==> run C: inputs <==
==> flow/design.v (excerpt) <==
module ACTIVEPRO (
    input       RESET,
    input       SYS_CLOCK,                
    output reg  ACTIVE_DATA ,             
    output reg  ACTIVE_CLOCK,             
    input [511:0] ACTIVE_MESSAGE,         
    input [5:0] ACTIVE_CHANNEL,           
    input  ACTIVE_WR                      
    );
Settings: LEC_CHECK=0, CAP_MARGIN=20, CORE_MARGIN=2, CORE_UTILIZATION=60, CTS_CLUSTER_SIZE=61, GPL_ROUTABILITY_DRIVEN=1, PLACE_DENSITY_LB_ADDON=0.27, SETUP_SLACK_MARGIN=0.53, SLEW_MARGIN=40, TNS_END_PERCENT=25; clock period 7.07 ns.
run.sh (not shown) runs the stock make flow with config.mk's settings and CLKGATE_MAP_FILE=.
==> run Z: changes against run C <==
- CORE_UTILIZATION: 60 -> 57
- CTS_CLUSTER_SIZE: 61 -> 43
- GPL_ROUTABILITY_DRIVEN: 1 -> unset
- PLACE_DENSITY: unset -> 0.6
- PLACE_DENSITY_LB_ADDON: 0.27 -> unset
- SETUP_SLACK_MARGIN: 0.53 -> unset
- SLEW_MARGIN: 40 -> 20
- TNS_END_PERCENT: 25 -> unset
==> flow/constraint.sdc (replaced) <==
create_clock -name core_clock -period 2.55 [get_ports {SYS_CLOCK}]
set_input_delay 0.5100 -clock core_clock [delete_from_list [all_inputs] [get_ports {SYS_CLOCK}]]
set_output_delay 0.5100 -clock core_clock [all_outputs]
set_load 0.01 [all_outputs]
==> flow_metrics.tcl <==
# flow metrics
set metrics [dict create \
    gp_congestion 0.894 \
    cts_buffers 52 \
    p_int_mw 16.0 \
    dp_slack_ns -0.880 \
    holdCritStartpoint "ACTIVE_MESSAGE[467]" \
    period_needed_ns 3.24 \
    grt_usage_pct 35.8 \
    layout_setup_ws_ns -0.692 \
    max_stage_delay_ns 0.52 \
    so_faults "negative setup slack" \
    rows 73 \
    status "complete, but fails checks" \
    coreArea_mm2 0.0395 \
    setup_viol 1 \
    hpwl_mm 56.7 \
    dp.cells 2540 \
    highest_layer "met4" \
]
The numbers above come from run Z.

==> flow_metrics.tcl <==
# flow metrics
set metrics [dict create \
    status "complete, no violations" \
    setup_viol 0 \
    dp.cells 2300 \
    gp_congestion 0.932 \
    holdCritStartpoint "state[12]" \
    dp_slack_ns 2.76 \
    rows 71 \
    coreArea_mm2 0.0374 \
    period_needed_ns 3.95 \
    highest_layer "met5" \
]
The numbers above come from run C.


---

==> exp/fjord <==
==> flow/design.v <==
module ACTIVEPRO (
    input       RESET,
    input       SYS_CLOCK,                
    output reg  ACTIVE_DATA ,             
    output reg  ACTIVE_CLOCK,             
    input [511:0] ACTIVE_MESSAGE,         
    input [5:0] ACTIVE_CHANNEL,           
    input  ACTIVE_WR                      
    );
    reg [63:0][7:0] ACTIVE_MESSAGE_LATCHED; 
    reg [7:0] MESSAGE_LENGTH;
    reg [14:0] state;
    wire clockstate;
    wire [2:0] bitcount;
    wire [7:0] bytecount;
    assign clockstate = state[0];
    assign bitcount[2:0] = state[3:1];
    assign bytecount[7:0] = state[11:4];
    wire [7:0] FIRST_BYTE;
    assign FIRST_BYTE = 8'h7F;
    wire [7:0] SECOND_BYTE;
    assign SECOND_BYTE = (ACTIVE_CHANNEL & 8'h3F) | 8'h40;
    reg [7:0] clock_divider;
    reg [7:0] NEW_LENGTH;
    always @*
    begin
        NEW_LENGTH = 8'd66;
        for (int x = 63; x >= 1; x--)
            if (ACTIVE_MESSAGE[8*x +: 8] == 8'h0)
                NEW_LENGTH = x + 2;         
    end
    always @ (posedge SYS_CLOCK)
    begin
        if (RESET)
        begin
            state <= 0;
            ACTIVE_CLOCK <= 0;
            ACTIVE_DATA <= 0;
        end
        else
        begin
            if (state)
            begin
                state <= state + 1;
                if (clockstate == 1)    
                begin
                    ACTIVE_CLOCK <= 0;
                    if (bytecount == 0)
                        ACTIVE_DATA <= FIRST_BYTE[7-bitcount];
                    else if (bytecount == 1)
                        ACTIVE_DATA <= SECOND_BYTE[7-bitcount];
                    else
                        ACTIVE_DATA <= ACTIVE_MESSAGE_LATCHED[MESSAGE_LENGTH - bytecount - 1][7-bitcount];
                end
                else if (clockstate == 0)  ACTIVE_CLOCK <= 1;
                if (bytecount >= MESSAGE_LENGTH) state <= 0;
            end
            else         
            begin
                if (ACTIVE_WR) 
                begin
                    state <= 1;      
                    ACTIVE_MESSAGE_LATCHED <= ACTIVE_MESSAGE;
                    MESSAGE_LENGTH <= NEW_LENGTH;
                end
            end
        end
    end
endmodule 
==> flow/run.sh <==
#!/bin/bash
# the make line also repeats each setting of config.mk as NAME=value (left out here)
make -C /OpenROAD-flow-scripts/flow DESIGN_CONFIG=/design/flow/config.mk WORK_HOME=/design/flow/orfs CLKGATE_MAP_FILE= finish
==> flow/config.mk <==
export PLATFORM = sky130hd
export DESIGN_NAME = ACTIVEPRO
export DESIGN_NICKNAME = ACTIVEPRO
export VERILOG_FILES = /design/flow/design.v
export SDC_FILE = /design/flow/constraint.sdc
export NUM_CORES = 4
export LEC_CHECK = 0
export CAP_MARGIN = 20
export CORE_MARGIN = 2
export CORE_UTILIZATION = 72
export CTS_CLUSTER_DIAMETER = 317
export CTS_CLUSTER_SIZE = 55
export PLACE_DENSITY_LB_ADDON = 0.0
export SETUP_SLACK_MARGIN = 0.96
export SLEW_MARGIN = 20
export TNS_END_PERCENT = 65
==> flow/constraint.sdc <==
create_clock -name core_clock -period 5.49 [get_ports {SYS_CLOCK}]
set_input_delay 1.0980 -clock core_clock [delete_from_list [all_inputs] [get_ports {SYS_CLOCK}]]
set_output_delay 1.0980 -clock core_clock [all_outputs]
set_load 0.01 [all_outputs]
==> exp/quartz: changes against exp/fjord <==
Settings changed: CELL_PAD_IN_SITES_DETAIL_PLACEMENT set to 1, CELL_PAD_IN_SITES_GLOBAL_PLACEMENT set to 3, CORE_ASPECT_RATIO set to 0.61, CORE_UTILIZATION 72 to 70, CTS_CLUSTER_DIAMETER 317 to 67, CTS_CLUSTER_SIZE 55 to 76, GPL_ROUTABILITY_DRIVEN set to 1, HOLD_SLACK_MARGIN set to 0.18, MAX_ROUTING_LAYER set to met4, MIN_ROUTING_LAYER set to met2, PLACE_DENSITY_LB_ADDON 0.0 to 0.19, SETUP_SLACK_MARGIN 0.96 to 2.72, SLEW_MARGIN 20 to 5, TNS_END_PERCENT 65 to unset.
==> flow/constraint.sdc (replaced) <==
create_clock -name core_clock -period 10.0 [get_ports {SYS_CLOCK}]
set_input_delay 2.0000 -clock core_clock [delete_from_list [all_inputs] [get_ports {SYS_CLOCK}]]
set_output_delay 2.0000 -clock core_clock [all_outputs]
set_load 0.01 [all_outputs]
==> exp/maple: changes against exp/fjord <==
Settings changed: CELL_PAD_IN_SITES_GLOBAL_PLACEMENT set to 2, CORE_UTILIZATION 72 to 50, CTS_CLUSTER_DIAMETER 317 to unset, CTS_CLUSTER_SIZE 55 to unset, MIN_ROUTING_LAYER set to met2, PLACE_DENSITY_LB_ADDON 0.0 to 0.04, SETUP_SLACK_MARGIN 0.96 to unset, TNS_END_PERCENT 65 to unset.
==> flow/constraint.sdc (replaced) <==
create_clock -name core_clock -period 10.0 [get_ports {SYS_CLOCK}]
set_input_delay 2.0000 -clock core_clock [delete_from_list [all_inputs] [get_ports {SYS_CLOCK}]]
set_output_delay 2.0000 -clock core_clock [all_outputs]
set_load 0.01 [all_outputs]
==> exp/zinc: changes against exp/fjord <==
Settings changed: CELL_PAD_IN_SITES_DETAIL_PLACEMENT set to 1, CORE_ASPECT_RATIO set to 0.61, CORE_UTILIZATION 72 to 70, CTS_CLUSTER_DIAMETER 317 to 67, CTS_CLUSTER_SIZE 55 to 76, GPL_ROUTABILITY_DRIVEN set to 1, MIN_ROUTING_LAYER set to met2, PLACE_DENSITY_LB_ADDON 0.0 to unset, SETUP_SLACK_MARGIN 0.96 to 2.72, SLEW_MARGIN 20 to 5, TNS_END_PERCENT 65 to unset.
==> flow/constraint.sdc (replaced) <==
create_clock -name core_clock -period 10.0 [get_ports {SYS_CLOCK}]
set_input_delay 2.0000 -clock core_clock [delete_from_list [all_inputs] [get_ports {SYS_CLOCK}]]
set_output_delay 2.0000 -clock core_clock [all_outputs]
set_load 0.01 [all_outputs]
==> comparison <==
- exp/fjord aborted during 5_1_grt. exp/zinc did not get past 3_5_place_dp. exp/maple completed with no timing, DRC or antenna violations. exp/quartz died in 3_1_place_gp_skip_io (FLW-0024).
- Area after synthesis is the same in exp/maple and exp/zinc.
- Against exp/fjord, the die area of exp/maple is higher by about 43%.
- In synthesized cell count, exp/quartz and exp/maple do not differ.
==> figures <==
item                                                                exp/quartz                exp/zinc                   exp/fjord                   exp/maple
Run status                                              stopped before the end  stopped before the end      stopped before the end    timing/DRC/antenna clean
Failing step                                              3_1_place_gp_skip_io            3_5_place_dp                     5_1_grt                           -
Quantity of I/O buffers inserted on ports                                    -                     522                         522                         522
Site Rows                                                                   51                      51                          64                          77
CTS H-tree lvls                                                              -                       -                           1                           2
Clk sink count                                                               -                       -                         536                         536
Core utilization before placement                                       71.11%                  71.11%                      73.64%                      50.98%
Final estimated routing congestion in global placement                       -                   1.036                      0.9660                      0.9331
Setup WS pre-CTS                                                             -                       -                    1.362 ns                    5.127 ns
Number of gates given a new drive strength after cts                         -                       -                           0                           0
Hpwl dp                                                                      -                       -                    59.08 mm                    52.24 mm
Hold buffer count at CTS                                                     -                       -                           0                           0
Total die area                                                    33,850 sq um            33,850 sq um                32,880 sq um                47,010 sq um
Total cell area at the placement stage                                       -                       -                28,400 sq um                28,540 sq um
Cell chosen for the clock root                                               -                       -  sky130_fd_sc_hd__clkbuf_16  sky130_fd_sc_hd__clkbuf_16
Width of the die                                                      234.3 um                234.3 um                    181.3 um                    216.8 um
Number of buffers created by CTS                                             -                       -                          13                          55
Buffer depth of the longest clock path                                       -                       -                           3                           3
Die Height                                                            144.5 um                144.5 um                    181.3 um                    216.8 um
Count of pins on the block boundary                                          -                     523                         523                         523
Post-CTS setup-driven buffer insertion count                                 -                       -                           0                           0
Number of cells after detailed placement                                     -                       -                       2,186                       2,384
